==> run a: inputs <==
## processor
module processor(clk,rst,ld,kernel,o_img_re,o_img_addr,i_img_data,
                 o_out_we,o_out_addr,o_out_data,o_complete);
Settings: LEC_CHECK=0, CAP_MARGIN=5, CORE_MARGIN=2, CORE_UTILIZATION=70, CTS_CLUSTER_SIZE=42, GPL_TIMING_DRIVEN=1, HOLD_SLACK_MARGIN=0.28, MAX_ROUTING_LAYER=met5, SLEW_MARGIN=20, TNS_END_PERCENT=75; clock period 5.96 ns.
run.sh (not shown) runs the stock make flow with config.mk's settings and CLKGATE_MAP_FILE=.
==> inputs of run b, as changes to run a <==
CELL_PAD_IN_SITES_DETAIL_PLACEMENT = 1   (was unset)
CELL_PAD_IN_SITES_GLOBAL_PLACEMENT = 2   (was unset)
CORE_UTILIZATION = 40   (was 70)
CTS_CLUSTER_SIZE = unset   (was 42)
GPL_TIMING_DRIVEN = 0   (was 1)
HOLD_SLACK_MARGIN = unset   (was 0.28)
MAX_ROUTING_LAYER = unset   (was met5)
MIN_ROUTING_LAYER = met2   (was unset)
TNS_END_PERCENT = unset   (was 75)
==> flow/constraint.sdc (replaced) <==
create_clock -name core_clock -period 5.21 [get_ports {clk}]
set_input_delay 1.0420 -clock core_clock [delete_from_list [all_inputs] [get_ports {clk}]]
set_output_delay 1.0420 -clock core_clock [all_outputs]
set_load 0.01 [all_outputs]
==> inputs of run c, as changes to run a <==
ABC_AREA = 1   (was unset)
CAP_MARGIN = 40   (was 5)
CORE_ASPECT_RATIO = 0.5   (was unset)
CORE_UTILIZATION = 72   (was 70)
CTS_CLUSTER_DIAMETER = 400   (was unset)
CTS_CLUSTER_SIZE = 99   (was 42)
GPL_TIMING_DRIVEN = unset   (was 1)
HOLD_SLACK_MARGIN = unset   (was 0.28)
MAX_ROUTING_LAYER = unset   (was met5)
SETUP_SLACK_MARGIN = 1.67   (was unset)
TNS_END_PERCENT = unset   (was 75)
==> flow/constraint.sdc (replaced) <==
create_clock -name core_clock -period 5.69 [get_ports {clk}]
set_input_delay 1.1380 -clock core_clock [delete_from_list [all_inputs] [get_ports {clk}]]
set_output_delay 1.1380 -clock core_clock [all_outputs]
set_load 0.01 [all_outputs]
==> ci_impl_report.md <==
### Metrics collected by this job

| Metric | Value |
|---|---|
| Simple-gate share of the synthesized area | `8.83%` |
| H-tree depth | `4` |
| Dpl hpwl | `351 mm` |
| Core Rows | `173` |
| Post-Synth Adder-Cell Area | `12.3%` |
| Init Core Util | `40.2%` |
| Yosys chip area | `89300 um2` |
| First Err | `[ERROR GRT-0116] Global routing finished with congestion. Check the congestion regions in the DRC Viewer.` |
| Failed at | `global routing (5_1_grt)` |
| Status | `did not finish` |
Source of the figures above: run b

==> ci_impl_report.md <==
### Metrics collected by this job

| Metric | Value |
|---|---|
| Simple-gate share of the synthesized area | `26.3%` |
| H-tree depth | `1` |
| Post-Synth Adder-Cell Area | `11.3%` |
| Chip width | `524 um` |
| Port bufs | `198` |
| Status | `did not finish` |
| Synth unique cells | `66` |
| Avg Cell Area, Syn | `7.98 um2` |
| Dpl hpwl | `275 mm` |
| Failed at | `global routing (5_1_grt)` |
| Main logic family | `simple AND/OR/NAND/NOR gates` |
| Total CTS buffers | `18` |
| First Err | `[ERROR GRT-0228] Horizontal edge usage exceeds the maximum allowed. (28, 14) usage=65535 limit=3200` |
| Yosys chip area | `97300 um2` |
| Post-CTS resize count | `174` |
| Area fraction in mux cells | `0.226%` |
| Core Rows | `95` |
| Init Core Util | `72.5%` |
Source of the figures above: run c

==> ci_impl_report.md <==
### Metrics collected by this job

| Metric | Value |
|---|---|
| Status | `did not finish` |
| Failed at | `global routing (5_1_grt)` |
| First Err | `[ERROR GRT-0116] Global routing finished with congestion. Check the congestion regions in the DRC Viewer.` |
| Init Core Util | `70.3%` |
| Main logic family | `multiplexers` |
| Simple-gate share of the synthesized area | `8.83%` |
| Clock Path Buffers | `3` |
| Post-Synth Adder-Cell Area | `12.3%` |
| Hold-fix buffers at CTS | `0` |
| Dpl hpwl | `260 mm` |
| Xor+xnor area frac | `2.04%` |
| Core Rows | `131` |
| Count leader, synth | `edfxtp_1` |
| Yosys chip area | `89300 um2` |
| H-tree depth | `4` |
Source of the figures above: run a


==> inputs of v3 <==
processor again, from the RTL that the note above started with.
export LEC_CHECK = 0
export ABC_AREA = 1
export CAP_MARGIN = 20
export CELL_PAD_IN_SITES_GLOBAL_PLACEMENT = 3
export CORE_MARGIN = 2
export CORE_UTILIZATION = 30
export MAX_ROUTING_LAYER = met4
export MIN_ROUTING_LAYER = met1
export SLEW_MARGIN = 40
export TNS_END_PERCENT = 80
create_clock -name core_clock -period 11.0 [get_ports {clk}]
==> v31 (differences from v3) <==
Settings changed: ABC_AREA 1 to not set, CELL_PAD_IN_SITES_GLOBAL_PLACEMENT 3 to not set, CORE_UTILIZATION 30 to 62, MAX_ROUTING_LAYER met4 to not set, MIN_ROUTING_LAYER met1 to not set, PLACE_DENSITY set to 0.35, SETUP_SLACK_MARGIN set to 0.73, SLEW_MARGIN 40 to 20, TNS_END_PERCENT 80 to not set.
==> flow/constraint.sdc (replaced) <==
create_clock -name core_clock -period 7.75 [get_ports {clk}]
set_input_delay 1.5500 -clock core_clock [delete_from_list [all_inputs] [get_ports {clk}]]
set_output_delay 1.5500 -clock core_clock [all_outputs]
set_load 0.01 [all_outputs]
==> results <==
Between v3 and v31, the lower sequential power is in v3 (gap 29%, measured against v31).
Between v31 and v3, the lower wire length is in v31 (gap about 30%, measured against v3).
Against v31, the first-iteration DRC count of v3 is lower by 30%.
Between v3 and v31, the lower die size is in v31 (gap 120%, measured against v31).
Against v31, the worst hold slack of v3 is worse by 0.00095 ns.
Of v31 and v3, v31 has the higher non-clock buffer count (gap 105).
Against v3, the sequential share of layout area of v31 is higher by 2.8 points.

==> run D: inputs <==
Starting RTL as in the previous note.
## processor
module processor(clk,rst,ld,kernel,o_img_re,o_img_addr,i_img_data,
                 o_out_we,o_out_addr,o_out_data,o_complete);
==> flow/config.mk <==
export PLATFORM = sky130hd
export DESIGN_NAME = processor
export DESIGN_NICKNAME = processor
export VERILOG_FILES = /design/flow/design.v
export SDC_FILE = /design/flow/constraint.sdc
export NUM_CORES = 4
export LEC_CHECK = 0
export CAP_MARGIN = 5
export CORE_MARGIN = 2
export CORE_UTILIZATION = 70
export CTS_CLUSTER_DIAMETER = 363
export CTS_CLUSTER_SIZE = 47
export GPL_TIMING_DRIVEN = 1
export HOLD_SLACK_MARGIN = 0.28
export MAX_ROUTING_LAYER = met5
export SETUP_SLACK_MARGIN = 1.2
export SLEW_MARGIN = 20
export TNS_END_PERCENT = 75
==> flow/constraint.sdc <==
create_clock -name core_clock -period 5.96 [get_ports {clk}]
set_input_delay 1.1920 -clock core_clock [delete_from_list [all_inputs] [get_ports {clk}]]
set_output_delay 1.1920 -clock core_clock [all_outputs]
set_load 0.01 [all_outputs]
==> run K: changes against run D <==
Settings changed: CELL_PAD_IN_SITES_DETAIL_PLACEMENT set to 1, CELL_PAD_IN_SITES_GLOBAL_PLACEMENT set to 2, CORE_UTILIZATION 70 to 40, CTS_CLUSTER_DIAMETER 363 to not set, CTS_CLUSTER_SIZE 47 to not set, GPL_TIMING_DRIVEN 1 to 0, HOLD_SLACK_MARGIN 0.28 to not set, MAX_ROUTING_LAYER met5 to met4, MIN_ROUTING_LAYER set to met2, PLACE_DENSITY set to 0.61, SETUP_SLACK_MARGIN 1.2 to 1.31, TNS_END_PERCENT 75 to not set.
==> flow/constraint.sdc (replaced) <==
create_clock -name core_clock -period 5.21 [get_ports {clk}]
set_input_delay 1.0420 -clock core_clock [delete_from_list [all_inputs] [get_ports {clk}]]
set_output_delay 1.0420 -clock core_clock [all_outputs]
set_load 0.01 [all_outputs]
==> qor summary <==
| item | run K | run D |
|---|---|---|
| Htree depth | 4 | 2 |
| Status | stopped before the end | stopped before the end |
| Failing step | global routing | global routing |
| Number of placement rows | 173 | 131 |
| Clock buffers created by TritonCTS | 159 | 36 |
| Starting Density | 0.4020 | 0.7029 |
| Detailed placement HPWL | 359900 µm | 271000 µm |
| Post-detailed-placement cell area | 0.09933 mm² | 0.09899 mm² |
| Post-placement cell count | 10.99k | 9747 |
| Overall die width | 476.5 µm | 361.1 µm |
| CTS-repair resized insts | 1398 | 215 |
| Placer Congestion | 1.178 | 1.107 |
| Area of the placeable core | 0.2221 mm² | 0.1270 mm² |
| Chip footprint | 0.2270 mm² | 0.1304 mm² |
| Placement Setup Slack | -4.611 ns | -1.879 ns |
| Die Height | 476.5 µm | 361.1 µm |
| Number of synthesized register bits | 1457 | 1457 |
| Total setup buffers inserted after CTS | 278 | 85 |
Power figures rest on the tool's default switching activity, not on a simulated workload.
